==> flow/design.v <==
module mult32x32_fast_arith (
    input logic clk,              
    input logic reset,            
    input logic [31:0] a,         
    input logic [31:0] b,         
    input logic [1:0] a_sel,      
    input logic b_sel,            
    input logic [2:0] shift_sel,  
    input logic upd_prod,         
    input logic clr_prod,         
    output logic a_msb_is_0,      
    output logic b_msw_is_0,      
    output logic [63:0] product   
);
    logic [7:0] a_out;
    logic [15:0] b_out;
    logic [24:0] multi_out;
    logic [63:0] shift_out;
    logic [63:0] adder_out;
    logic [63:0] ff_out;
    assign a_msb_is_0 = ~|a[31:24];  
    assign b_msw_is_0 = ~|b[31:16];  
    always_comb begin
        case (a_sel)
            2'd0: a_out = a[7:0];
            2'd1: a_out = a[15:8];
            2'd2: a_out = a[23:16];
            2'd3: a_out = a[31:24];
            default: a_out = 8'd0;
        endcase
    end
    always_comb begin
        case (b_sel)
            1'b0: b_out = b[15:0];
            1'b1: b_out = b[31:16];
            default: b_out = 16'd0;
        endcase
    end
    always_comb begin
        multi_out = b_out * a_out;
    end
    always_comb begin
        case (shift_sel)
            3'd0: shift_out = multi_out << 0;
            3'd1: shift_out = multi_out << 8;
            3'd2: shift_out = multi_out << 16;
            3'd3: shift_out = multi_out << 24;
            3'd4: shift_out = multi_out << 32;
            3'd5: shift_out = multi_out << 40;
            default: shift_out = 64'd0;
        endcase
    end
    always_comb begin
        adder_out = shift_out + ff_out;
    end
    always_ff @(posedge clk or posedge reset) begin
        if (reset) begin
            ff_out <= '0;
        end else begin
            if (clr_prod) begin
                ff_out <= '0;
            end else if (upd_prod) begin
                ff_out <= adder_out;
            end 
        end 
    end
   assign product = ff_out;
endmodule
module mult32x32_fast_fsm (
    input logic clk,               
    input logic reset,             
    input logic start,             
    input logic a_msb_is_0,        
    input logic b_msw_is_0,        
    output logic busy,             
    output logic [1:0] a_sel,      
    output logic b_sel,            
    output logic [2:0] shift_sel,  
    output logic upd_prod,         
    output logic clr_prod          
);
    typedef enum {
        idle_st,
        a0_b0_st,
        a1_b0_st,
        a2_b0_st,
        a3_b0_st,
        a0_b1_st,
        a1_b1_st,
        a2_b1_st,
        a3_b1_st
      } sm_type;
    sm_type current_state;
    sm_type next_state;
    always_ff @(posedge clk, posedge reset) begin
        if (reset == 1'b1) begin
            current_state <= idle_st;
        end
        else begin
            current_state <= next_state;
        end
    end
    always_comb begin
        next_state = current_state;
        busy = 1'b1;
        a_sel = 2'b00;
        b_sel = 1'b0;
        shift_sel = 3'b000;  
        upd_prod = 1'b1;
        clr_prod = 1'b0;
        case (current_state)
            idle_st: begin
                busy = 1'b0;
                if (start == 1'b1) begin
                    next_state = a0_b0_st;
                    upd_prod = 1'b0;
                    clr_prod = 1'b1;
                end
                else begin
                    upd_prod = 1'b0;
                    clr_prod = 1'b0;
                end
            end
            a0_b0_st: begin
                next_state = a1_b0_st;
                shift_sel = 3'b000;  
            end
            a1_b0_st: begin
                next_state = a2_b0_st;
                a_sel = 2'b01;
                shift_sel = 3'b001;  
            end
            a2_b0_st: begin
                a_sel = 2'b10;
                shift_sel = 3'b010;  
                if (a_msb_is_0 == 1'b1) begin
                    if (b_msw_is_0 == 1'b1) begin
                        next_state = idle_st;
                    end
                    else begin
                        next_state = a0_b1_st;
                    end
                end
                else begin
                    next_state = a3_b0_st;
                end
            end
            a3_b0_st: begin
                a_sel = 2'b11;
                shift_sel = 3'b011;  
                if (b_msw_is_0 == 1'b1) begin
                    next_state = idle_st;
                end
                else begin
                    next_state = a0_b1_st;
                end
            end
            a0_b1_st: begin
                next_state = a1_b1_st;
                a_sel = 2'b00;
                b_sel = 1'b1;
                shift_sel = 3'b010;  
            end
            a1_b1_st: begin
                next_state = a2_b1_st;
                a_sel = 2'b01;
                b_sel = 1'b1;
                shift_sel = 3'b011;  
            end
            a2_b1_st: begin
                a_sel = 2'b10;
                b_sel = 1'b1;
                shift_sel = 3'b100;  
                if (a_msb_is_0 == 1'b1) begin
                    next_state = idle_st;
                end
                else begin
                    next_state = a3_b1_st;
                end
            end
            a3_b1_st: begin
                a_sel = 2'b11;
                b_sel = 1'b1;
                shift_sel = 3'b101;  
                busy = 1'b1;
                if (start == 0) begin
                    next_state = idle_st;
                end
                else begin
                    next_state = a0_b0_st;
                    upd_prod = 1'b0;
                    clr_prod = 1'b1;
                end
            end
        endcase
    end
endmodule
module mult32x32_fast (
    input logic clk,             
    input logic reset,           
    input logic start,           
    input logic [31:0] a,        
    input logic [31:0] b,        
    output logic busy,           
    output logic [63:0] product  
);
    logic [1:0] a_sel;
    logic b_sel;
    logic [2:0] shift_sel;
    logic upd_prod;
    logic clr_prod;
    logic a_msb_is_0;
    logic b_msw_is_0;
    mult32x32_fast_fsm f_fsm_m(
        .clk(clk),
        .reset(reset),
        .start(start),
        .busy(busy),
        .a_sel(a_sel),
        .b_sel(b_sel),
        .shift_sel(shift_sel),
        .upd_prod(upd_prod),
        .clr_prod(clr_prod),
        .a_msb_is_0(a_msb_is_0),
        .b_msw_is_0(b_msw_is_0)
    );
    mult32x32_fast_arith f_arith_m(
        .clk(clk),
        .reset(reset),
        .a(a),
        .b(b),
        .a_sel(a_sel),
        .b_sel(b_sel),
        .shift_sel(shift_sel),
        .upd_prod(upd_prod),
        .clr_prod(clr_prod),
        .a_msb_is_0(a_msb_is_0),
        .b_msw_is_0(b_msw_is_0),
        .product(product)
    );
endmodule
==> flow/run.sh <==
#!/bin/bash
# the make line also repeats each setting of config.mk as NAME=value (left out here)
make -C /OpenROAD-flow-scripts/flow DESIGN_CONFIG=/design/flow/config.mk WORK_HOME=/design/flow/orfs CLKGATE_MAP_FILE= finish
==> flow/config.mk <==
export PLATFORM = sky130hd
export DESIGN_NAME = mult32x32_fast
export DESIGN_NICKNAME = mult32x32_fast
export VERILOG_FILES = /design/flow/design.v
export SDC_FILE = /design/flow/constraint.sdc
export NUM_CORES = 4
export LEC_CHECK = 0
export CAP_MARGIN = 20
export CORE_MARGIN = 2
export CORE_UTILIZATION = 72
export CTS_CLUSTER_SIZE = 96
export PLACE_DENSITY = 0.43
export SETUP_SLACK_MARGIN = -0.91
export SLEW_MARGIN = 20
==> flow/constraint.sdc <==
create_clock -name core_clock -period 10.1 [get_ports {clk}]
set_input_delay 2.0200 -clock core_clock [delete_from_list [all_inputs] [get_ports {clk}]]
set_output_delay 2.0200 -clock core_clock [all_outputs]
set_load 0.01 [all_outputs]
==> flow_summary_export.csv, run 1 <==
group,metric,value,unit
setup_path,reg2regPathDepth,35,
setup_path,critical_path_depth,35,
floorplanning,die_w,129.9,um
sta,max_freq,95.61,MHz
synth,aoi_share,23.98,%
placed_design,portBuffers,131,
synth,xor_share,5.984,%
cts,cts_resized,0,
min_path,holdPathEnd,"f_fsm_m.current_state[3]",
setup_path,cpLargestDelayFamily,"AND-OR/OR-AND gates",
routing,drt-total-wl,40.05,mm
synth,ys_seq_share,16.01,%
global_routing,grt_max_degree,84,
routing,wl_per_cell,21.46,um
sta,post-route-period-util,103.6,%
synth,syn_inst,1421,
floorplanning,io-pin-count,132,
setup_path,reg2reg_from,"f_fsm_m.current_state[1]",
synth,synth.area.mux_share,1.852,%
routing,vias,12700,
setup_path,cp.required,10.35,ns
cts,ctsHoldBuffers,0,
sta,setup_viol,27,
sta,setup_ws,-0.3587,ns
cts,cts_tree,"yes",
synth,top_cell,"nor2_1",
cells_and_area,nets,1904,
setup_path,critPathSlowestCell,"fa_1",
synth,async_flop_share,100.0,%
synth,ys_cells,1421,
global_routing,first_global_vias,12630,
synth,yosysWarnings,2,
setup_path,end_kind,"register",
cells_and_area,syn_to_final_growth,23.43,%
global_routing,grt_usage,47.69,%
synth,topCombFamilyByArea,"adder cells",
cts,cts_max_level,3,
min_path,timing.hold.worst_path_depth,0,
setup_path,crit_fanout,3,
routing,antenna_left,0,
setup_path,path_buffers,5,
synth,synth_area_per_cell,8.034,um2
global_routing,antenna_found_initial,0,
placed_design,dp_worst_setup_slack,-0.5375,ns
setup_path,critPathLaunchType,"input port",
sta,tightest_slew,1.138,ns
cts,clk_pin_slew,0.07,ns
cts,cts-root-buf,"clkbuf_16",
setup_path,timing.rr.end,"f_arith_m.ff_out[62]",
cts,cts_buffer_depth,2,
synth,common_cells,"nor2_1 (195), nand2_1 (143), inv_1 (121)",
run,drv_cap,0,
sta,maxSlewHeadroom,23.60,%
setup_path,crit_arrival,10.71,ns
cts,cts_inserted_buffers,9,
setup_path,critPathKind,"input port to register",
sta,post-route-min-period,10.46,ns
floorplanning,die_height,129.9,um
synth,syn-cell-area,11420,um2
setup_path,r2r_slack,0.13,ns
floorplanning,core_util_floorplan,72.65,%
cts,post_cts_buffers,0,
floorplanning,core-area,15710,um2
routing,antenna_cells,0,
setup_path,max_stage_delay,0.60,ns
setup_path,cp-startpoint,"a[7]",
sta,finalHoldViolations,0,
synth,synth-area-yosys,11420,um2
synth,edf_count,0,
floorplanning,chipArea,16880,um2
sta,drv_slew,0,
setup_path,endpoint,"f_arith_m.ff_out[57]",
synth,yosysTopAreaCell,"dfrtp_1",
synth,ys_sh_simple,18.62,%
synth,synth_flops,73,
synth,ys_top_cells_by_area,"dfrtp_1 (16%), fa_1 (15%), ha_1 (12%)",
cells_and_area,fillerInstances,801,
global_routing,overflow,0,
synth,syn-num-nets,1680,
synth,synth_cell_type_count,80,
synth,top_cell_area_share,15.78,%
routing,viasPerCell,6.805,
run_status,so_faults,"negative setup slack",
run_status,outcome,"failed layout checks",
floorplanning,row_count,46,
placed_design,gp_congestion,1.022,
cts,clkLatencyLatePin,0.37,ns
routing,drc_errors,0,
placed_design,dp_hpwl,30.21,mm
global_routing,grt_pass1_wl,62.90,mm
synth,synthAdderAreaFrac,26.63,%
sta,setup_tns,-4.907,ns
min_path,hp-class,"register to register",
min_path,hold_path.startpoint,"f_fsm_m.current_state[5]",
routing,drt-initial-drc-count,1720,
sta,fin_skew,0.01709,ns
synth,yosys_most_used_dff,"dfrtp_1",
routing,firstDrtPassIters,8,
cts,cts_sinks,73,
run,tool_warnings,28,
## layer usage
metal  routed length (um)  part of all wire [%]  GRT usage, %  vias to the layer above
met1                13840                    35         55.60                     5923
li1                     -                     -             -                     5441
met5                    0                     0             0                        -
met2                18480                    46         77.43                     1013
met4                 3111                   7.8         31.12                        0
met3                 4619                    12         13.24                      321
## metrics by stage
stage	hold WS [ns]	std cells	util, %	area (um2)
2_1_floorplan	0.3312	1421	-	11420
3_3_place_gp	0.3315	1849	87.55	13760
3_5_place_dp	0.3543	1849	87.55	13760
4_1_cts	0.3695	1865	89.50	14060
5_1_grt	0.3779	1866	89.68	14090
6_report	0.3690	1866	89.68	14090
## final cells by class
| class | count | area (um2) | area share, % |
|---|---|---|---|
| multi-input combinational | 1167 | 8841 | 62.74 |
| timing repair buffer | 273 | 2390 | 16.96 |
| sequential | 73 | 1828 | 12.97 |
| inverter | 121 | 454.2 | 3.223 |
| tap | 216 | 270.3 | 1.918 |
| clock buffer | 9 | 225.2 | 1.598 |
| clock inverter | 7 | 82.58 | 0.5860 |
==> run 2: changes to the inputs <==
CORE_UTILIZATION = 64   (was 72)
CTS_CLUSTER_SIZE = 60   (was 96)
HOLD_SLACK_MARGIN = 0.26   (was default)
PLACE_DENSITY = default   (was 0.43)
PLACE_DENSITY_LB_ADDON = 0.02   (was default)
SETUP_SLACK_MARGIN = -0.67   (was -0.91)
TNS_END_PERCENT = 5   (was default)
clock period = 7.41 ns   (was 10.1 ns; I/O delays follow)
==> run 2 against run 1 <==
The flow now stops in clock tree synthesis (4_1_cts). Die size increased by 12%. Synthesized cell count unchanged. Synthesized area unchanged.
==> flow_summary_export.csv, run 2 <==
group,metric,value,unit
run_status,outcome,"aborted with a tool error",
run_status,haltStage,"clock tree synthesis (4_1_cts)",
run_status,error_line,"[ERROR DPL-0033] detailed placement checks failed during check placement.",
synth,syn-cell-area,11420,um2
synth,ys_cells,1421,
synth,synthAdderAreaFrac,26.63,%
synth,edf_count,0,
placed_design,dp_cells,2094,
placed_design,gp_congestion,1.074,
synth,yosysWarnings,2,
synth,synth-area-yosys,11420,um2
synth,async_flop_share,100.0,%
synth,topCombFamilyByArea,"adder cells",
floorplanning,io-pin-count,132,
synth,syn_inst,1421,
floorplanning,row_count,48,
synth,top_cell_area_share,15.78,%
synth,synth_cell_type_count,80,
floorplanning,die_w,137.6,um
synth,aoi_share,23.98,%
synth,yosysTopAreaCell,"dfrtp_1",
synth,xor_share,5.984,%
synth,syn-num-nets,1680,
synth,synth_flops,73,
placed_design,dp_hpwl,35.54,mm
synth,common_cells,"nor2_1 (195), nand2_1 (143), inv_1 (121)",
synth,ys_seq_share,16.01,%
synth,yosys_most_used_dff,"dfrtp_1",
synth,ys_sh_simple,18.62,%
synth,synth_area_per_cell,8.034,um2
synth,top_cell,"nor2_1",
floorplanning,chipArea,18920,um2
floorplanning,die_height,137.6,um
placed_design,portBuffers,131,
synth,ys_top_cells_by_area,"dfrtp_1 (16%), fa_1 (15%), ha_1 (12%)",
floorplanning,core_util_floorplan,65.77,%
floorplanning,core-area,17360,um2
synth,synth.area.mux_share,1.852,%
[run 2: through the flow]
step	setup TNS [ns]	utilization, %	setup WS (ns)	cell area [um2]
after detailed placement	-91.16	91.91	-2.160	15950
after global placement	-75.65	91.91	-1.829	15950
after floorplan	-19.34	-	-0.8036	11840
==> run 3: changes to the inputs <==
ABC_AREA = 1   (was default)
CAP_MARGIN = 35   (was 20)
CELL_PAD_IN_SITES_GLOBAL_PLACEMENT = 1   (was default)
CORE_ASPECT_RATIO = 1.05   (was default)
CORE_MARGIN = 3   (was 2)
CORE_UTILIZATION = 29   (was 64)
CTS_CLUSTER_SIZE = 34   (was 60)
GPL_ROUTABILITY_DRIVEN = 0   (was default)
HOLD_SLACK_MARGIN = default   (was 0.26)
MAX_ROUTING_LAYER = met4   (was default)
PLACE_DENSITY_LB_ADDON = default   (was 0.02)
SETUP_SLACK_MARGIN = default   (was -0.67)
TNS_END_PERCENT = default   (was 5)
clock period = 8.2 ns   (was 7.41 ns; I/O delays follow)
==> run 3 against run 2 <==
The run now finishes clean. Die size rose to 2.5 times the previous value. Synthesized area increased by 14%. Synthesized cell count rose by 46%.
==> flow_summary_export.csv, run 3 <==
group,metric,value,unit
sta,rsz0062_at_grt,"yes",
sta,fin_skew,0.01034,ns
min_path,hold_path.startpoint,"f_fsm_m.current_state[5]",
routing,drc_errors,0,
min_path,timing.hold.worst_path_depth,0,
synth,synthAdderAreaFrac,23.43,%
sta,setup_viol,0,
routing,firstDrtPassIters,5,
synth,synth_cell_type_count,56,
synth,synth.area.mux_share,0.4628,%
setup_path,cpMostUsedCell,"nand2_1",
setup_path,r2r_slack,0.71,ns
synth,syn-num-nets,2330,
synth,xor_share,1.080,%
cts,ctsHoldBuffers,0,
min_path,holdPathEnd,"f_fsm_m.current_state[3]",
synth,top_cell,"nand2_1",
sta,post-route-period-util,97.54,%
synth,ys_sh_simple,33.81,%
setup_path,timing.rr.end,"f_arith_m.ff_out[37]",
global_routing,grt_usage,23.82,%
run_status,outcome,"finished clean",
cts,clkLatencyLatePin,0.38,ns
floorplanning,chipArea,47320,um2
synth,yosysWarnings,2,
setup_path,path_buffers,7,
cts,clk_pin_slew,0.07,ns
global_routing,grt_pass1_wl,85.01,mm
setup_path,critPathLaunchType,"input port",
routing,antenna_cells,0,
floorplanning,core_util_floorplan,29.68,%
global_routing,overflow,0,
synth,synth-area-yosys,12980,um2
setup_path,crit_arrival,8.31,ns
routing,wl_per_cell,17.82,um
sta,max_freq,125.0,MHz
floorplanning,core-area,43720,um2
setup_path,end_kind,"register",
run,tool_warnings,27,
setup_path,cpLargestDelayFamily,"adder cells",
routing,vias,15160,
synth,top_cell_area_share,16.78,%
setup_path,max_stage_delay,0.53,ns
cells_and_area,fin_util,46.47,%
routing,wl_met3,1.651,mm
routing,drt-total-wl,55.92,mm
synth,synth_flops,73,
setup_path,critPathKind,"input port to register",
setup_path,cp.required,8.51,ns
floorplanning,row_count,78,
placed_design,portBuffers,131,
placed_design,dp_hpwl,46.58,mm
setup_path,endpoint,"f_arith_m.ff_out[37]",
setup_path,crit_fanout,8,
synth,ys_seq_share,14.09,%
synth,async_flop_share,100.0,%
cts,cts_sinks,73,
routing,maxUsedRoutingLayer,"met4",
cts,cts-root-buf,"clkbuf_16",
cells_and_area,nets,2832,
cts,cts_inserted_buffers,9,
synth,aoi_share,15.44,%
sta,post-route-min-period,7.998,ns
setup_path,reg2reg_from,"f_fsm_m.current_state[4]",
sta,maxSlewHeadroom,40.83,%
cts,cts_max_level,3,
min_path,hp-class,"register to register",
routing,wl_met1,23.60,mm
synth,synth_area_per_cell,6.266,um2
synth,yosys_most_used_dff,"dfrtp_1",
run,drv_cap,0,
synth,ys_cells,2071,
cts,cts_buffer_depth,2,
routing,antenna_left,0,
cells_and_area,syn_to_final_growth,56.59,%
floorplanning,io-pin-count,132,
cts,cts_tree,"yes",
global_routing,antenna_found_initial,0,
routing,met2_wirelength,28.34,mm
floorplanning,die_w,212.4,um
sta,finalHoldViolations,0,
synth,topCombFamilyByArea,"simple AND/OR/NAND/NOR gates",
setup_path,cp-startpoint,"a[23]",
synth,edf_count,0,
setup_path,reg2regPathDepth,37,
synth,syn_inst,2071,
setup_path,critical_path_depth,33,
synth,common_cells,"nand2_1 (580), inv_1 (338), nor2_1 (311)",
routing,viasPerCell,4.832,
cells_and_area,fillerInstances,4493,
synth,ys_top_cells_by_area,"nand2_1 (17%), dfrtp_1 (14%), fa_1 (13%)",
sta,drv_slew,0,
global_routing,first_global_vias,15520,
synth,syn-cell-area,12980,um2
floorplanning,die_height,222.8,um
synth,yosysTopAreaCell,"nand2_1",
sta,tightest_slew,0.8842,ns
routing,drt-initial-drc-count,797,
setup_path,critPathSlowestCell,"fa_1",
global_routing,grt_max_degree,67,
run 3: timing repair:
item,CTS,global route
resized,52,508
setup endpoints to repair,39,51
buffers inserted,4,34
pin swaps,5,165
run 3: layout make-up:
cell class | count | area [um2] | area share, %
clock buffer | 9 | 225.2 | 1.108
clock inverter | 7 | 101.3 | 0.4988
inverter | 348 | 1318 | 6.484
multi-input combinational | 1617 | 11780 | 57.96
sequential | 73 | 1828 | 8.996
timing repair buffer | 524 | 4370 | 21.51
tap | 560 | 700.7 | 3.448
run 3: per-stage QoR:
step / instances / cell area [um2] / setup TNS (ns) / worst slack, ns / hold WS, ns
after floorplan: 2071 / 12980 / 0 / 0.9001 / 0.3312
after CTS: 3106 / 18070 / 0 / 0.003753 / 0.3500
final: 3138 / 20320 / 0 / 0.2019 / 0.3461
after global placement: 3085 / 17500 / -21.62 / -0.7268 / 0.3333
after detailed placement: 3086 / 17510 / -23.23 / -0.6886 / 0.3373
after global routing: 3138 / 20320 / -0.5624 / -0.1059 / 0.3517
run 3: layer usage:
metal  up-vias  global-route usage (%)
li1       7615                       -
met1      7131                   28.37
met2       310                   41.72
met3       108                   1.709
met4         0                   9.337
met5         -                       -
==> run 4: changes to the inputs <==
ABC_AREA = default   (was 1)
CAP_MARGIN = 20   (was 35)
CELL_PAD_IN_SITES_GLOBAL_PLACEMENT = default   (was 1)
CORE_ASPECT_RATIO = default   (was 1.05)
CORE_MARGIN = 2   (was 3)
CORE_UTILIZATION = 58   (was 29)
CTS_CLUSTER_SIZE = default   (was 34)
GPL_ROUTABILITY_DRIVEN = default   (was 0)
MAX_ROUTING_LAYER = default   (was met4)
SETUP_SLACK_MARGIN = -0.8   (was default)
clock period = 8.24 ns   (was 8.2 ns; I/O delays follow)
==> run 4 against run 3 <==
Now fails the layout checks on negative setup slack. Sequential share of layout area up 1.7 points. Synthesized area fell by 12%. Cell area is 16% lower. Core utilization is 42 points higher. Worst hold slack better by 0.0027 ns. Routed wire length is 18% lower. Die size fell by 56%. Via count is 9.7% lower. Sequential cell count did not move. Clock-buffer cell count grew 3. Critical path type unchanged.
==> flow_summary_export.csv, run 4 <==
group,metric,value,unit
run_status,so_faults,"negative setup slack",
sta,setup_tns,-36.51,ns
sta,setup_viol,49,
synth,async_flop_share,100.0,%
routing,drt-total-wl,46.06,mm
synth,common_cells,"nor2_1 (195), nand2_1 (143), inv_1 (121)",
min_path,hp-class,"register to register",
synth,ys_sh_simple,18.62,%
synth,xor_share,5.984,%
routing,viasPerCell,6.263,
cells_and_area,syn_to_final_growth,49.66,%
setup_path,crit_fanout,7,
run,drv_cap,0,
setup_path,path_buffers,7,
synth,synth.area.mux_share,1.852,%
synth,syn-cell-area,11420,um2
sta,max_freq,107.2,MHz
min_path,holdPathEnd,"f_fsm_m.current_state[3]",
sta,drv_slew,0,
setup_path,critPathLaunchType,"input port",
routing,wl_per_cell,21.07,um
synth,synth_area_per_cell,8.034,um2
setup_path,reg2reg_from,"f_fsm_m.current_state[1]",
cts,cts_tree,"yes",
synth,synth-area-yosys,11420,um2
setup_path,crit_arrival,9.58,ns
synth,yosysTopAreaCell,"dfrtp_1",
run_status,outcome,"failed layout checks",
synth,aoi_share,23.98,%
floorplanning,core_util_floorplan,58.85,%
placed_design,portBuffers,131,
synth,yosys_most_used_dff,"dfrtp_1",
synth,yosysWarnings,2,
setup_path,endpoint,"f_arith_m.ff_out[59]",
sta,post-route-min-period,9.332,ns
setup_path,cp-startpoint,"a[29]",
routing,antenna_left,0,
global_routing,antenna_found_initial,1,
synth,ys_top_cells_by_area,"dfrtp_1 (16%), fa_1 (15%), ha_1 (12%)",
synth,ys_seq_share,16.01,%
floorplanning,die_w,144.3,um
setup_path,critical_path_depth,37,
global_routing,grt_max_degree,74,
setup_path,cpLargestDelayFamily,"adder cells",
synth,synthAdderAreaFrac,26.63,%
cells_and_area,stdcell_area,17090,um2
sta,fin_skew,0.01584,ns
routing,drt-initial-drc-count,1288,
sta,maxSlewHeadroom,31.36,%
setup_path,critPathKind,"input port to register",
min_path,timing.hold.worst_path_depth,0,
synth,topCombFamilyByArea,"adder cells",
placed_design,dp_hpwl,31.85,mm
routing,vias,13690,
setup_path,critPathSlowestCell,"fa_1",
floorplanning,io-pin-count,132,
cells_and_area,fin_util,88.07,%
cells_and_area,fillerInstances,1008,
setup_path,timing.rr.end,"f_arith_m.ff_out[59]",
cts,cts_max_level,3,
global_routing,grt_usage,40.56,%
sta,finalHoldViolations,0,
sta,rsz0062_at_grt,"yes",
routing,firstDrtPassIters,7,
floorplanning,row_count,51,
cts,cts_sinks,73,
floorplanning,chipArea,20820,um2
setup_path,max_stage_delay,0.55,ns
placed_design,gp_congestion,1.023,
setup_path,end_kind,"register",
cts,cts_buffer_depth,2,
floorplanning,core-area,19400,um2
synth,synth_cell_type_count,80,
cells_and_area,nets,2174,
run,tool_warnings,30,
placed_design,place_area,15680,um2
setup_path,r2r_slack,-0.67,ns
global_routing,overflow,0,
floorplanning,die_height,144.3,um
setup_path,cp.required,8.49,ns
cts,cts-root-buf,"clkbuf_16",
cts,clk_pin_slew,0.06,ns
synth,top_cell_area_share,15.78,%
synth,syn_inst,1421,
synth,top_cell,"nor2_1",
setup_path,reg2regPathDepth,34,
min_path,hold_path.startpoint,"f_fsm_m.current_state[5]",
synth,syn-num-nets,1680,
sta,tightest_slew,1.030,ns
sta,setup_ws,-1.092,ns
synth,synth_flops,73,
sta,post-route-period-util,113.3,%
routing,drc_errors,0,
synth,ys_cells,1421,
global_routing,first_global_vias,13150,
cts,clkLatencyLatePin,0.36,ns
synth,edf_count,0,
global_routing,grt_pass1_wl,66.19,mm
cts,cts_inserted_buffers,9,
run 4: metal layers:
metal	GRT usage [%]	part of all wire, %	wire [um]
met5	0	0	0
met4	19.32	6.9	3157
met3	7.450	11	4930
met2	67.27	46	21300
met1	51.25	36	16670
run 4: repair_timing:
item,4_1_cts,5_1_grt
endpoints found under the setup margin,37,40
pin swaps,59,59
cloned,1,0
gates resized,85,105
buffers inserted,22,16
hold buffers,0,0
run 4: layout make-up:
type	count	area, um2	area share [%]
multi-input combinational	1168	9683	56.68
timing repair buffer	542	4486	26.25
sequential	73	1828	10.70
inverter	121	454.2	2.658
tap	265	331.6	1.941
clock buffer	12	246.5	1.443
clock inverter	4	53.80	0.3149
antenna	1	2.502	0.01465
run 4: per-stage QoR:
stage                     std cells  hold WS, ns  setup slack [ns]
after CTS                      2174       0.3510           -0.8130
after global placement         2144       0.3341            -1.696
final                          2186       0.3488            -1.092
after detailed placement       2144       0.3381            -1.860
after floorplan                1421       0.3312           -0.7960
after global routing           2185       0.3536            -1.355
==> run 5: changes to the inputs <==
CORE_UTILIZATION = 68   (was 58)
CTS_CLUSTER_SIZE = 50   (was default)
SETUP_SLACK_MARGIN = -0.49   (was -0.8)
clock period = 9.26 ns   (was 8.24 ns; I/O delays follow)
==> run 5 against run 4 <==
The run now fails in global routing (5_1_grt). Synthesized cell count unchanged. Synthesized area unchanged. Die size decreased by 14%.
==> flow_summary_export.csv, run 5 <==
group,metric,value,unit
synth,ys_cells,1421,
synth,ys_seq_share,16.01,%
synth,yosys_most_used_dff,"dfrtp_1",
cts,cts_sinks,73,
synth,synth-area-yosys,11420,um2
cts,cts-root-buf,"clkbuf_16",
synth,ys_top_cells_by_area,"dfrtp_1 (16%), fa_1 (15%), ha_1 (12%)",
synth,ys_sh_simple,18.62,%
synth,aoi_share,23.98,%
cts,cts_buffer_depth,2,
run_status,haltStage,"global routing (5_1_grt)",
synth,xor_share,5.984,%
synth,yosysWarnings,2,
floorplanning,core-area,16520,um2
placed_design,dp_hpwl,33.51,mm
placed_design,portBuffers,131,
synth,edf_count,0,
synth,top_cell,"nor2_1",
floorplanning,die_w,133.6,um
synth,synth_cell_type_count,80,
synth,yosysTopAreaCell,"dfrtp_1",
synth,topCombFamilyByArea,"adder cells",
synth,top_cell_area_share,15.78,%
placed_design,dp_worst_setup_slack,-1.164,ns
synth,synthAdderAreaFrac,26.63,%
placed_design,gp_congestion,1.026,
run_status,error_line,"[ERROR DPL-0038] Utilization greater than 100%, impossible to legalize",
floorplanning,die_height,133.6,um
synth,syn_inst,1421,
synth,synth_flops,73,
floorplanning,row_count,47,
run_status,outcome,"aborted with a tool error",
synth,synth.area.mux_share,1.852,%
floorplanning,core_util_floorplan,69.08,%
synth,async_flop_share,100.0,%
floorplanning,chipArea,17840,um2
floorplanning,io-pin-count,132,
cts,cts_inserted_buffers,9,
cts,cts_max_level,3,
synth,syn-cell-area,11420,um2
synth,synth_area_per_cell,8.034,um2
synth,common_cells,"nor2_1 (195), nand2_1 (143), inv_1 (121)",
synth,syn-num-nets,1680,
-- run 5: through the flow --
| step | utilization, % | hold slack [ns] | cell area (um2) | cells | TNS [ns] |
|---|---|---|---|---|---|
| after floorplan | - | 0.3312 | 11420 | 1421 | -0.09816 |
| after detailed placement | 90.59 | 0.3393 | 14970 | 2009 | -33.59 |
| after CTS | 93.41 | 0.3579 | 15430 | 2028 | -12.14 |
| after global placement | 90.59 | 0.3330 | 14970 | 2009 | -19.93 |
-- run 5: repair_timing --
action / in CTS
pin swaps: 16
buffers inserted: 3
resized: 27
endpoints found under the setup margin: 33
hold buffers: 0
==> run 6: changes to the inputs <==
CORE_UTILIZATION = 57   (was 68)
CTS_CLUSTER_SIZE = 60   (was 50)
HOLD_SLACK_MARGIN = 0.26   (was default)
PLACE_DENSITY_LB_ADDON = 0.02   (was default)
SETUP_SLACK_MARGIN = 1.32   (was -0.49)
TNS_END_PERCENT = 5   (was default)
clock period = 5.1 ns   (was 9.26 ns; I/O delays follow)
==> run 6 against run 5 <==
The layout now fails its checks (max-capacitance violations, max-slew violations, negative setup slack). Synthesized area unchanged. Synthesized cell count unchanged. Die size increased by 19%.
==> flow_summary_export.csv, run 6 <==
group,metric,value,unit
run_status,outcome,"failed layout checks",
run_status,so_faults,"max-capacitance violations, max-slew violations, negative setup slack",
synth,top_cell,"nor2_1",
setup_path,end_kind,"register",
sta,post-route-min-period,9.624,ns
setup_path,timing.rr.end,"f_arith_m.ff_out[61]",
run,drv_cap,3,
min_path,hp-class,"register to register",
setup_path,max_stage_delay,0.66,ns
synth,synth_flops,73,
routing,wl_per_cell,27.47,um
cts,cts_buffer_depth,2,
sta,fin_skew,0.01931,ns
global_routing,overflow,0,
min_path,hold_path.startpoint,"f_fsm_m.current_state[5]",
global_routing,first_global_vias,14200,
cts,cts_max_level,3,
cells_and_area,stdcell_area,17990,um2
setup_path,crit_fanout,14,
setup_path,cpLargestDelayFamily,"AND-OR/OR-AND gates",
setup_path,path_buffers,15,
synth,common_cells,"nor2_1 (195), nand2_1 (143), inv_1 (121)",
setup_path,critical_path_depth,44,
setup_path,reg2regPathDepth,44,
global_routing,grt_util_met2,71.87,%
synth,xor_share,5.984,%
sta,rsz0062_at_grt,"yes",
synth,syn-cell-area,11420,um2
global_routing,grt_max_degree,71,
setup_path,cp.required,5.35,ns
setup_path,crit_arrival,9.88,ns
synth,topCombFamilyByArea,"adder cells",
cells_and_area,regArea,1831,um2
setup_path,r2r_slack,-4.52,ns
synth,synth-area-yosys,11420,um2
synth,async_flop_share,100.0,%
floorplanning,io-pin-count,132,
sta,max_freq,103.9,MHz
routing,drt-total-wl,61.42,mm
placed_design,gp_congestion,0.9388,
placed_design,dp_hpwl,33.79,mm
cells_and_area,comb_area,10080,um2
setup_path,critPathLaunchType,"register",
global_routing,use_met1,52.63,%
cts,ctsHoldBuffers,0,
floorplanning,core-area,19590,um2
cts,cts-root-buf,"clkbuf_16",
global_routing,globalRoute.busiestLayer,"met2",
cts,cts_tree,"yes",
routing,firstDrtPassIters,25,
synth,ys_cells,1421,
sta,drv_slew,6,
cells_and_area,fillerInstances,727,
global_routing,antenna_found_initial,4,
synth,syn-num-nets,1680,
sta,post-route-period-util,188.7,%
synth,synthAdderAreaFrac,26.63,%
synth,synth_cell_type_count,80,
sta,maxSlewHeadroom,-29.05,%
sta,tightest_slew,1.918,ns
cts,cts_sinks,73,
synth,aoi_share,23.98,%
synth,yosys_most_used_dff,"dfrtp_1",
setup_path,cp-startpoint,"f_fsm_m.current_state[1]",
min_path,holdPathEnd,"f_fsm_m.current_state[3]",
synth,ys_top_cells_by_area,"dfrtp_1 (16%), fa_1 (15%), ha_1 (12%)",
synth,syn_inst,1421,
sta,setup_ws,-4.524,ns
synth,ys_sh_simple,18.62,%
routing,viasPerCell,7.013,
run,tool_warnings,29,
synth,synth.area.mux_share,1.852,%
routing,drt-initial-drc-count,2870,
min_path,timing.hold.worst_path_depth,0,
floorplanning,die_w,145.5,um
floorplanning,die_height,145.5,um
setup_path,critPathKind,"register to register",
routing,vias,15680,
cells_and_area,syn_to_final_growth,57.58,%
global_routing,grt_pass1_wl,74.82,mm
synth,yosysWarnings,2,
synth,yosysTopAreaCell,"dfrtp_1",
synth,ys_seq_share,16.01,%
setup_path,cpMostUsedCell,"buf_4",
setup_path,reg2reg_from,"f_fsm_m.current_state[1]",
global_routing,grt_util_met3,10.91,%
global_routing,grt_usage,43.73,%
cts,clk_pin_slew,0.07,ns
routing,drc_errors,0,
setup_path,critPathSlowestCell,"o21ai_1",
synth,top_cell_area_share,15.78,%
placed_design,place_area,16190,um2
floorplanning,chipArea,21180,um2
cts,clkLatencyLatePin,0.38,ns
synth,synth_area_per_cell,8.034,um2
synth,edf_count,0,
placed_design,portBuffers,131,
sta,setup_viol,61,
cells_and_area,nets,2224,
floorplanning,core_util_floorplan,58.27,%
sta,finalHoldViolations,0,
setup_path,endpoint,"f_arith_m.ff_out[61]",
floorplanning,row_count,51,
cts,cts_inserted_buffers,9,
routing,antenna_left,0,
[run 6: what timing repair did]
action | 4_1_cts | 5_1_grt
setup buffers | 20 | 42
gates cloned | 1 | 3
endpoints found under the setup margin | 62 | 62
resized | 99 | 123
pin swaps | 60 | 76
[run 6: area by class of cell]
type | count | area share (%)
Multi-Input combinational cell | 1168 | 56.03
Timing Repair Buffer | 592 | 27.77
Sequential cell | 73 | 10.18
Inverter | 121 | 2.525
Tap cell | 265 | 1.843
Clock buffer | 9 | 1.252
Clock inverter | 7 | 0.3895
Antenna cell | 1 | 0.01391
[run 6: layer usage]
layer | vias up | share of wire (%)
met1 | 7098 | 32
met2 | 1699 | 40
met4 | 16 | 12
met3 | 788 | 16
li1 | 6080 | -
met5 | - | 0.66
[run 6: through the flow]
step	util, %	instances	TNS (ns)	worst slack, ns	hold WS, ns
2_1_floorplan	-	1421	-124.37	-2.822	0.3312
3_3_place_gp	82.63	2153	-185.49	-3.913	0.3353
3_5_place_dp	82.63	2153	-198.12	-4.199	0.3435
4_1_cts	87.09	2190	-157.48	-3.404	0.3603
5_1_grt	91.82	2235	-236.94	-4.780	0.3893
6_report	91.83	2236	-222.30	-4.524	0.3756
==> run 7: changes to the inputs <==
CORE_UTILIZATION = 68   (was 57)
CTS_CLUSTER_SIZE = 34   (was 60)
HOLD_SLACK_MARGIN = default   (was 0.26)
PLACE_DENSITY_LB_ADDON = default   (was 0.02)
SETUP_SLACK_MARGIN = default   (was 1.32)
TNS_END_PERCENT = default   (was 5)
clock period = 7.67 ns   (was 5.1 ns; I/O delays follow)
==> run 7 against run 6 <==
The run now fails in clock tree synthesis (4_1_cts). Synthesized area is the same. Die size shrank 16%. Synthesized cell count is the same.
==> flow_summary_export.csv, run 7 <==
group,metric,value,unit
synth,common_cells,"nor2_1 (195), nand2_1 (143), inv_1 (121)",
run_status,outcome,"aborted with a tool error",
synth,aoi_share,23.98,%
floorplanning,core-area,16520,um2
synth,xor_share,5.984,%
synth,ys_cells,1421,
run_status,error_line,"[ERROR DPL-0038] Utilization greater than 100%, impossible to legalize",
synth,synth_cell_type_count,80,
synth,syn_inst,1421,
synth,synth.area.mux_share,1.852,%
synth,synthAdderAreaFrac,26.63,%
synth,syn-num-nets,1680,
placed_design,gp_congestion,1.046,
floorplanning,row_count,47,
synth,ys_seq_share,16.01,%
placed_design,portBuffers,131,
synth,synth_area_per_cell,8.034,um2
placed_design,dp_cells,2084,
synth,yosys_most_used_dff,"dfrtp_1",
synth,top_cell_area_share,15.78,%
synth,ys_sh_simple,18.62,%
floorplanning,chipArea,17840,um2
synth,ys_top_cells_by_area,"dfrtp_1 (16%), fa_1 (15%), ha_1 (12%)",
synth,syn-cell-area,11420,um2
synth,yosysTopAreaCell,"dfrtp_1",
synth,topCombFamilyByArea,"adder cells",
synth,synth_flops,73,
synth,edf_count,0,
floorplanning,core_util_floorplan,69.08,%
synth,async_flop_share,100.0,%
run_status,haltStage,"clock tree synthesis (4_1_cts)",
floorplanning,die_w,133.6,um
synth,top_cell,"nor2_1",
synth,synth-area-yosys,11420,um2
floorplanning,io-pin-count,132,
floorplanning,die_height,133.6,um
synth,yosysWarnings,2,
placed_design,dp_hpwl,42.60,mm
==> run 7: through the flow <==
step	setup WS, ns	cell area [um2]	hold WS, ns
floorplan	-0.5898	11980	0.3312
global placement	-1.658	15990	0.3332
detailed placement	-2.189	15990	0.3464
==> run 8: changes to the inputs <==
CELL_PAD_IN_SITES_GLOBAL_PLACEMENT = 0   (was default)
CORE_ASPECT_RATIO = 0.91   (was default)
CORE_UTILIZATION = 58   (was 68)
CTS_CLUSTER_DIAMETER = 283   (was default)
CTS_CLUSTER_SIZE = 29   (was 34)
GPL_ROUTABILITY_DRIVEN = 1   (was default)
HOLD_SLACK_MARGIN = -0.09   (was default)
SETUP_SLACK_MARGIN = 1.52   (was default)
TNS_END_PERCENT = 5   (was default)
clock period = 9.96 ns   (was 7.67 ns; I/O delays follow)
==> run 8 against run 7 <==
Now clean on timing, DRC and antenna. Synthesized cell count unchanged. Synthesized area unchanged. Die size grew 17%.
==> flow_summary_export.csv, run 8 <==
group,metric,value,unit
synth,ys_seq_share,16.01,%
placed_design,place_area,14130,um2
setup_path,end_kind,"register",
setup_path,r2r_slack,0.63,ns
synth,syn_inst,1421,
cts,cts-root-buf,"clkbuf_16",
placed_design,dp_cells,1867,
min_path,hold_path.startpoint,"f_fsm_m.current_state[5]",
synth,ys_top_cells_by_area,"dfrtp_1 (16%), fa_1 (15%), ha_1 (12%)",
routing,antenna_left,0,
synth,synth-area-yosys,11420,um2
synth,yosysWarnings,2,
sta,max_freq,105.8,MHz
cts,cts_max_level,3,
run,tool_warnings,31,
global_routing,antenna_found_initial,1,
cells_and_area,stdcell_area,16210,um2
setup_path,crit_arrival,9.68,ns
sta,fin_skew,0.009477,ns
setup_path,path_buffers,9,
synth,topCombFamilyByArea,"adder cells",
synth,synthAdderAreaFrac,26.63,%
min_path,timing.hold.worst_path_depth,0,
setup_path,crit_fanout,5,
cells_and_area,fin_util,84.59,%
synth,xor_share,5.984,%
sta,maxSlewHeadroom,32.77,%
global_routing,grt_max_degree,84,
global_routing,overflow,0,
cells_and_area,syn_to_final_growth,41.97,%
synth,edf_count,0,
cts,cts_buffer_depth,2,
synth,common_cells,"nor2_1 (195), nand2_1 (143), inv_1 (121)",
setup_path,critPathSlowestCell,"fa_1",
run_status,outcome,"finished clean",
placed_design,dp_hpwl,29.15,mm
sta,rsz0062_at_grt,"yes",
min_path,hp-class,"register to register",
synth,async_flop_share,100.0,%
synth,synth_flops,73,
global_routing,grt_pass1_wl,65.97,mm
synth,top_cell_area_share,15.78,%
sta,setup_viol,0,
setup_path,critPathKind,"input port to register",
sta,post-route-period-util,94.94,%
global_routing,first_global_vias,12150,
cells_and_area,nets,1983,
floorplanning,die_w,151.1,um
cells_and_area,instances_no_fill,1979,
setup_path,cp.required,10.18,ns
routing,drt-total-wl,46.38,mm
routing,firstDrtPassIters,8,
synth,aoi_share,23.98,%
setup_path,timing.rr.end,"f_arith_m.ff_out[63]",
synth,yosysTopAreaCell,"dfrtp_1",
setup_path,cpMostUsedCell,"fa_1",
synth,ys_cells,1421,
setup_path,endpoint,"f_arith_m.ff_out[63]",
placed_design,portBuffers,131,
routing,vias,13120,
routing,wl_per_cell,23.44,um
floorplanning,row_count,48,
setup_path,cp-startpoint,"a[20]",
synth,yosys_most_used_dff,"dfrtp_1",
cts,cts_sinks,73,
cells_and_area,regArea,1828,um2
cts,clk_pin_slew,0.06,ns
cts,ctsHoldBuffers,0,
routing,viasPerCell,6.631,
min_path,holdPathEnd,"f_fsm_m.current_state[3]",
setup_path,max_stage_delay,0.58,ns
floorplanning,io-pin-count,132,
setup_path,cpLargestDelayFamily,"adder cells",
cts,cts_inserted_buffers,9,
synth,synth_area_per_cell,8.034,um2
floorplanning,core-area,19160,um2
sta,finalHoldViolations,0,
sta,tightest_slew,0.9979,ns
synth,top_cell,"nor2_1",
floorplanning,die_height,137.8,um
run,drv_cap,0,
global_routing,grt_usage,41.18,%
cells_and_area,comb_area,10160,um2
cts,cts_tree,"yes",
cts,clkLatencyLatePin,0.35,ns
floorplanning,chipArea,20820,um2
synth,ys_sh_simple,18.62,%
synth,syn-cell-area,11420,um2
setup_path,reg2reg_from,"f_fsm_m.current_state[4]",
floorplanning,core_util_floorplan,59.59,%
sta,post-route-min-period,9.456,ns
synth,synth_cell_type_count,80,
routing,drc_errors,0,
sta,drv_slew,0,
synth,synth.area.mux_share,1.852,%
cells_and_area,fillerInstances,1068,
setup_path,critical_path_depth,36,
setup_path,critPathLaunchType,"input port",
synth,syn-num-nets,1680,
setup_path,reg2regPathDepth,36,
placed_design,gp_congestion,0.9446,
routing,drt-initial-drc-count,1393,
==> run 8: stage by stage <==
stage               TNS (ns)  hold WS (ns)  setup slack [ns]
detailed placement   -0.3162        0.3426           -0.1058
floorplan                  0        0.3312             1.234
global placement     -0.1208        0.3337          -0.08206
global route               0        0.3665            0.3512
finish                     0        0.3540            0.5037
CTS                        0        0.3554            0.8312
==> run 8: layer usage <==
layer / part of all wire, % / vias to the layer above / GRT usage [%]
li1: - / 5608 / -
met1: 37 / 6192 / 55.51
met2: 44 / 1022 / 63.11
met3: 13 / 300 / 10.46
met4: 6.3 / 0 / 17.34
met5: 0 / - / 0
==> run 8: cell type report <==
type | count | area share, %
Sequential cell | 73 | 11.28
Inverter | 121 | 2.802
Multi-Input combinational cell | 1167 | 62.67
Timing Repair Buffer | 352 | 19.59
Tap cell | 250 | 1.930
Clock inverter | 3 | 0.2625
Clock buffer | 12 | 1.459
Antenna cell | 1 | 0.01544
==> run 8: what timing repair did <==
item                       CTS  global route
setup buffers               72            20
setup endpoints to repair   46            48
gates cloned                 4             0
gates resized              232           105
pin swaps                   86            90
==> run 9: changes to the inputs <==
CELL_PAD_IN_SITES_GLOBAL_PLACEMENT = default   (was 0)
CORE_ASPECT_RATIO = 0.5   (was 0.91)
CORE_UTILIZATION = 72   (was 58)
CTS_CLUSTER_DIAMETER = default   (was 283)
CTS_CLUSTER_SIZE = 96   (was 29)
GPL_ROUTABILITY_DRIVEN = default   (was 1)
HOLD_SLACK_MARGIN = default   (was -0.09)
PLACE_DENSITY = 0.43   (was default)
SETUP_SLACK_MARGIN = default   (was 1.52)
clock period = 8.5 ns   (was 9.96 ns; I/O delays follow)
==> run 9 against run 8 <==
The run now fails in detailed placement (3_5_place_dp). Synthesized cell count did not move. Synthesized area unchanged. Die size down 19%.
==> flow_summary_export.csv, run 9 <==
group,metric,value,unit
synth,synth_flops,73,
synth,syn_inst,1421,
synth,synth_area_per_cell,8.034,um2
synth,topCombFamilyByArea,"adder cells",
run_status,haltStage,"detailed placement (3_5_place_dp)",
floorplanning,die_w,182.1,um
synth,synth-area-yosys,11420,um2
synth,common_cells,"nor2_1 (195), nand2_1 (143), inv_1 (121)",
floorplanning,chipArea,16940,um2
synth,async_flop_share,100.0,%
floorplanning,core-area,15450,um2
placed_design,gp_congestion,1.082,
synth,ys_cells,1421,
synth,synth.area.mux_share,1.852,%
synth,ys_sh_simple,18.62,%
synth,synth_cell_type_count,80,
synth,yosysTopAreaCell,"dfrtp_1",
synth,ys_seq_share,16.01,%
synth,syn-cell-area,11420,um2
run_status,outcome,"aborted with a tool error",
placed_design,portBuffers,131,
floorplanning,core_util_floorplan,73.87,%
floorplanning,row_count,32,
synth,edf_count,0,
floorplanning,die_height,93.04,um
synth,xor_share,5.984,%
synth,syn-num-nets,1680,
floorplanning,io-pin-count,132,
synth,aoi_share,23.98,%
synth,ys_top_cells_by_area,"dfrtp_1 (16%), fa_1 (15%), ha_1 (12%)",
synth,yosysWarnings,2,
synth,yosys_most_used_dff,"dfrtp_1",
synth,synthAdderAreaFrac,26.63,%
synth,top_cell_area_share,15.78,%
synth,top_cell,"nor2_1",
run_status,error_line,"[ERROR DPL-0038] Utilization greater than 100%, impossible to legalize",
## run 9: metrics by stage
step | setup TNS [ns] | hold slack, ns | worst slack [ns] | cell area [um2]
global placement | -30.25 | 0.3330 | -0.9932 | 15650
floorplan | 0 | 0.3312 | 0.0006821 | 11710
==> run 10: changes to the inputs <==
CORE_ASPECT_RATIO = default   (was 0.5)
CORE_UTILIZATION = 65   (was 72)
CTS_CLUSTER_DIAMETER = 376   (was default)
CTS_CLUSTER_SIZE = default   (was 96)
clock period = 8.48 ns   (was 8.5 ns; I/O delays follow)
==> run 10 against run 9 <==
The flow stops in clock tree synthesis (4_1_cts). Synthesized area unchanged. Synthesized cell count unchanged. Die size rose by 10%.
==> flow_summary_export.csv, run 10 <==
group,metric,value,unit
run_status,outcome,"aborted with a tool error",
run_status,haltStage,"clock tree synthesis (4_1_cts)",
run_status,error_line,"[ERROR DPL-0033] detailed placement checks failed during check placement.",
synth,common_cells,"nor2_1 (195), nand2_1 (143), inv_1 (121)",
synth,xor_share,5.984,%
synth,synth_flops,73,
placed_design,gp_congestion,1.045,
floorplanning,core-area,17240,um2
synth,synthAdderAreaFrac,26.63,%
placed_design,dp_cells,2066,
synth,aoi_share,23.98,%
synth,top_cell_area_share,15.78,%
placed_design,place_area,15630,um2
synth,ys_top_cells_by_area,"dfrtp_1 (16%), fa_1 (15%), ha_1 (12%)",
synth,ys_cells,1421,
floorplanning,row_count,48,
floorplanning,io-pin-count,132,
synth,synth_cell_type_count,80,
placed_design,dp_hpwl,35.74,mm
floorplanning,die_height,136.5,um
synth,async_flop_share,100.0,%
synth,synth_area_per_cell,8.034,um2
floorplanning,core_util_floorplan,66.23,%
synth,yosys_most_used_dff,"dfrtp_1",
synth,syn-cell-area,11420,um2
floorplanning,chipArea,18640,um2
synth,topCombFamilyByArea,"adder cells",
synth,syn_inst,1421,
synth,yosysTopAreaCell,"dfrtp_1",
floorplanning,die_w,136.5,um
synth,synth.area.mux_share,1.852,%
synth,syn-num-nets,1680,
synth,edf_count,0,
synth,synth-area-yosys,11420,um2
placed_design,dp_worst_setup_slack,-1.537,ns
synth,yosysWarnings,2,
synth,ys_sh_simple,18.62,%
synth,top_cell,"nor2_1",
synth,ys_seq_share,16.01,%
placed_design,portBuffers,131,
==> run 11: changes to the inputs <==
ABC_AREA = 1   (was default)
CAP_MARGIN = 0   (was 20)
CORE_ASPECT_RATIO = 0.5   (was default)
CORE_MARGIN = 9   (was 2)
CORE_UTILIZATION = 39   (was 65)
CTS_CLUSTER_DIAMETER = 96   (was 376)
CTS_CLUSTER_SIZE = 45   (was default)
PLACE_DENSITY = 0.95   (was 0.43)
SETUP_SLACK_MARGIN = -0.5   (was default)
TNS_END_PERCENT = 10   (was 5)
clock period = 9.5 ns   (was 8.48 ns; I/O delays follow)
==> run 11 against run 10 <==
The run now finishes clean. Die size rose by 120%. Synthesized area rose by 14%. Synthesized cell count increased by 46%.
==> flow_summary_export.csv, run 11 <==
group,metric,value,unit
setup_path,critical_path_depth,31,
floorplanning,core_util_floorplan,40.26,%
global_routing,first_global_vias,14070,
floorplanning,io-pin-count,132,
sta,post-route-min-period,9.241,ns
run,tool_warnings,26,
cells_and_area,instances_no_fill,2637,
cts,cts_resized,0,
sta,drv_slew,0,
setup_path,timing.rr.end,"f_arith_m.ff_out[43]",
sta,post-route-period-util,97.28,%
synth,xor_share,1.080,%
routing,drc_errors,0,
setup_path,crit_fanout,13,
setup_path,r2r_slack,1.16,ns
setup_path,cpMostUsedCell,"nand2_1",
cells_and_area,fillerInstances,3279,
setup_path,cpLargestDelayFamily,"adder cells",
synth,edf_count,0,
global_routing,antenna_found_initial,0,
cts,ctsHoldBuffers,0,
cells_and_area,nets,2458,
cts,post_cts_buffers,0,
routing,antenna_left,0,
setup_path,end_kind,"register",
routing,wl_per_cell,18.59,um
synth,common_cells,"nand2_1 (580), inv_1 (338), nor2_1 (311)",
floorplanning,die_w,276.0,um
synth,yosys_most_used_dff,"dfrtp_1",
global_routing,grt_usage,23.65,%
floorplanning,core-area,32230,um2
global_routing,grt_max_degree,74,
sta,setup_viol,0,
run_status,outcome,"finished clean",
synth,yosysTopAreaCell,"nand2_1",
min_path,timing.hold.worst_path_depth,0,
synth,top_cell,"nand2_1",
min_path,hold_path.startpoint,"f_fsm_m.current_state[5]",
synth,synthAdderAreaFrac,23.43,%
setup_path,cp-startpoint,"a[15]",
synth,syn-cell-area,12980,um2
synth,yosysWarnings,2,
cts,clkLatencyLatePin,0.36,ns
min_path,hp-class,"register to register",
sta,setup_tns,0,ns
floorplanning,row_count,46,
cts,clk_pin_slew,0.07,ns
floorplanning,chipArea,40560,um2
sta,fin_skew,0.007839,ns
synth,ys_sh_simple,33.81,%
setup_path,cp.required,9.75,ns
routing,drt-initial-drc-count,1844,
cts,cts_buffer_depth,2,
synth,aoi_share,15.44,%
synth,synth-area-yosys,12980,um2
cts,cts_tree,"yes",
global_routing,grt_pass1_wl,76.55,mm
sta,max_freq,108.2,MHz
synth,synth_cell_type_count,56,
routing,viasPerCell,5.500,
sta,tightest_slew,0.9597,ns
setup_path,critPathKind,"input port to register",
synth,syn_inst,2071,
sta,maxSlewHeadroom,35.67,%
cts,cts_sinks,73,
routing,firstDrtPassIters,6,
routing,vias,14500,
synth,async_flop_share,100.0,%
synth,top_cell_area_share,16.78,%
run,drv_cap,0,
sta,finalHoldViolations,0,
setup_path,max_stage_delay,0.62,ns
setup_path,reg2reg_from,"f_fsm_m.current_state[4]",
placed_design,portBuffers,131,
global_routing,overflow,0,
cells_and_area,syn_to_final_growth,16.12,%
setup_path,critPathLaunchType,"input port",
floorplanning,die_height,147.0,um
placed_design,dp_hpwl,40.61,mm
setup_path,path_buffers,4,
setup_path,endpoint,"f_arith_m.ff_out[43]",
synth,synth_area_per_cell,6.266,um2
setup_path,reg2regPathDepth,32,
synth,ys_top_cells_by_area,"nand2_1 (17%), dfrtp_1 (14%), fa_1 (13%)",
min_path,holdPathEnd,"f_fsm_m.current_state[3]",
setup_path,crit_arrival,9.49,ns
cts,cts_inserted_buffers,9,
synth,ys_cells,2071,
synth,topCombFamilyByArea,"simple AND/OR/NAND/NOR gates",
synth,synth.area.mux_share,0.4628,%
placed_design,gp_congestion,1.038,
synth,syn-num-nets,2330,
synth,ys_seq_share,14.09,%
cells_and_area,fin_util,46.75,%
routing,drt-total-wl,49.02,mm
cts,cts_max_level,3,
setup_path,critPathSlowestCell,"xor2_1",
placed_design,dp_cells,2620,
cts,cts-root-buf,"clkbuf_16",
synth,synth_flops,73,
[run 11: metal layers]
metal | up-vias | routed length (um) | GRT usage (%)
li1 | 6852 | - | -
met1 | 6743 | 20340 | 31.25
met2 | 785 | 21910 | 37.90
met3 | 123 | 5285 | 5.201
met4 | 0 | 1488 | 7.499
met5 | - | 0 | 0
[run 11: through the flow]
stage / hold WS (ns) / instance area, um2 / setup slack, ns
after CTS: 0.3578 / 15060 / 0.4687
final: 0.3578 / 15070 / 0.2588
after detailed placement: 0.3419 / 14780 / 0.1149
after floorplan: 0.3312 / 12980 / 1.940
after global placement: 0.3323 / 14780 / 0.06489
after global routing: 0.3642 / 15070 / -0.1409
[run 11: final cells by class]
| class | count | area (um2) | area share (%) |
|---|---|---|---|
| multi-input combinational | 1617 | 9638 | 63.96 |
| sequential | 73 | 1828 | 12.13 |
| timing repair buffer | 150 | 1458 | 9.674 |
| inverter | 348 | 1316 | 8.735 |
| tap | 432 | 540.5 | 3.587 |
| clock buffer | 9 | 225.2 | 1.495 |
| clock inverter | 7 | 60.06 | 0.3986 |
| antenna | 1 | 2.502 | 0.01661 |
==> run 12: changes to the inputs <==
ABC_AREA = default   (was 1)
CAP_MARGIN = 20   (was 0)
CORE_ASPECT_RATIO = default   (was 0.5)
CORE_MARGIN = 2   (was 9)
CORE_UTILIZATION = 58   (was 39)
CTS_CLUSTER_DIAMETER = default   (was 96)
CTS_CLUSTER_SIZE = default   (was 45)
MAX_ROUTING_LAYER = met4   (was default)
PLACE_DENSITY = default   (was 0.95)
SETUP_SLACK_MARGIN = 1.74   (was -0.5)
TNS_END_PERCENT = 5   (was 10)
clock period = 6.72 ns   (was 9.5 ns; I/O delays follow)
==> run 12 against run 11 <==
The run now fails in global routing (5_1_grt). Synthesized area is 12% lower. Synthesized cell count shrank 31%. Die size decreased by 49%.
==> flow_summary_export.csv, run 12 <==
group,metric,value,unit
cts,cts-root-buf,"clkbuf_16",
synth,yosysTopAreaCell,"dfrtp_1",
synth,yosysWarnings,2,
placed_design,portBuffers,131,
floorplanning,core-area,19400,um2
synth,synth_cell_type_count,80,
global_routing,grt_usage,90.02,%
floorplanning,row_count,51,
synth,top_cell,"nor2_1",
synth,yosys_most_used_dff,"dfrtp_1",
placed_design,dp_cells,2146,
run_status,outcome,"aborted with a tool error",
run_status,error_line,"[ERROR GRT-0232] Routing congestion too high. Check the congestion heatmap in the GUI.",
cts,cts_sinks,73,
floorplanning,die_height,144.3,um
cts,cts_buffer_depth,2,
synth,top_cell_area_share,15.78,%
synth,synth_area_per_cell,8.034,um2
synth,ys_sh_simple,18.62,%
run_status,haltStage,"global routing (5_1_grt)",
synth,synthAdderAreaFrac,26.63,%
cts,cts_max_level,3,
synth,syn-cell-area,11420,um2
synth,synth-area-yosys,11420,um2
placed_design,gp_congestion,0.9911,
floorplanning,chipArea,20820,um2
floorplanning,core_util_floorplan,58.85,%
floorplanning,io-pin-count,132,
synth,topCombFamilyByArea,"adder cells",
cts,cts_inserted_buffers,9,
global_routing,overflow,230,
placed_design,dp_hpwl,32.99,mm
synth,ys_top_cells_by_area,"dfrtp_1 (16%), fa_1 (15%), ha_1 (12%)",
synth,aoi_share,23.98,%
synth,synth_flops,73,
placed_design,place_area,16180,um2
floorplanning,die_w,144.3,um
synth,ys_cells,1421,
synth,syn-num-nets,1680,
synth,common_cells,"nor2_1 (195), nand2_1 (143), inv_1 (121)",
synth,synth.area.mux_share,1.852,%
synth,xor_share,5.984,%
synth,syn_inst,1421,
synth,edf_count,0,
synth,async_flop_share,100.0,%
synth,ys_seq_share,16.01,%
## run 12: metrics by stage
stage	util (%)	setup TNS [ns]	setup slack (ns)	hold slack, ns
4_1_cts	91.79	-66.75	-1.732	0.3619
3_5_place_dp	83.38	-120.82	-2.792	0.3456
3_3_place_gp	83.38	-114.10	-2.708	0.3334
2_1_floorplan	-	-44.30	-1.350	0.3312
## run 12: per-layer routing
layer | track usage, % | GRT overflow
met5 | - | -
met4 | 89.63 | 71
met3 | 83.15 | 20
met2 | 99.28 | 118
met1 | 86.71 | 21
## run 12: what timing repair did
| item | in CTS |
|---|---|
| setup buffers | 46 |
| hold buffers | 0 |
| endpoints found under the setup margin | 60 |
| cloned | 5 |
| pin swaps | 157 |
| resized | 292 |
==> run 13: changes to the inputs <==
CORE_UTILIZATION = 70   (was 58)
CTS_CLUSTER_SIZE = 51   (was default)
MAX_ROUTING_LAYER = default   (was met4)
PLACE_DENSITY = 0.71   (was default)
SETUP_SLACK_MARGIN = -0.49   (was 1.74)
TNS_END_PERCENT = default   (was 5)
clock period = 8.6 ns   (was 6.72 ns; I/O delays follow)
==> run 13 against run 12 <==
The flow stops in clock tree synthesis (4_1_cts). Synthesized cell count is the same. Die size shrank 17%. Synthesized area is the same.
==> flow_summary_export.csv, run 13 <==
group,metric,value,unit
run_status,outcome,"aborted with a tool error",
run_status,haltStage,"clock tree synthesis (4_1_cts)",
run_status,error_line,"[ERROR DPL-0038] Utilization greater than 100%, impossible to legalize",
synth,top_cell_area_share,15.78,%
synth,yosys_most_used_dff,"dfrtp_1",
synth,synth_area_per_cell,8.034,um2
synth,synth.area.mux_share,1.852,%
synth,ys_cells,1421,
synth,synth-area-yosys,11420,um2
floorplanning,die_w,131.7,um
synth,edf_count,0,
synth,ys_sh_simple,18.62,%
floorplanning,die_height,131.7,um
synth,yosysTopAreaCell,"dfrtp_1",
synth,common_cells,"nor2_1 (195), nand2_1 (143), inv_1 (121)",
synth,ys_top_cells_by_area,"dfrtp_1 (16%), fa_1 (15%), ha_1 (12%)",
synth,top_cell,"nor2_1",
synth,synthAdderAreaFrac,26.63,%
placed_design,dp_hpwl,40.17,mm
synth,topCombFamilyByArea,"adder cells",
synth,syn-num-nets,1680,
synth,aoi_share,23.98,%
floorplanning,row_count,46,
synth,xor_share,5.984,%
synth,syn_inst,1421,
floorplanning,io-pin-count,132,
placed_design,dp_worst_setup_slack,-1.766,ns
floorplanning,core-area,15890,um2
floorplanning,chipArea,17350,um2
placed_design,portBuffers,131,
synth,ys_seq_share,16.01,%
floorplanning,core_util_floorplan,71.87,%
synth,synth_cell_type_count,80,
synth,yosysWarnings,2,
synth,async_flop_share,100.0,%
synth,syn-cell-area,11420,um2
synth,synth_flops,73,
placed_design,gp_congestion,1.023,
==> run 13: through the flow <==
| stage | cell area, um2 | cells | TNS [ns] |
|---|---|---|---|
| 2_1_floorplan | 11440 | 1421 | -4.800 |
| 3_3_place_gp | 15220 | 2038 | -33.89 |
| 3_5_place_dp | 15220 | 2038 | -62.92 |
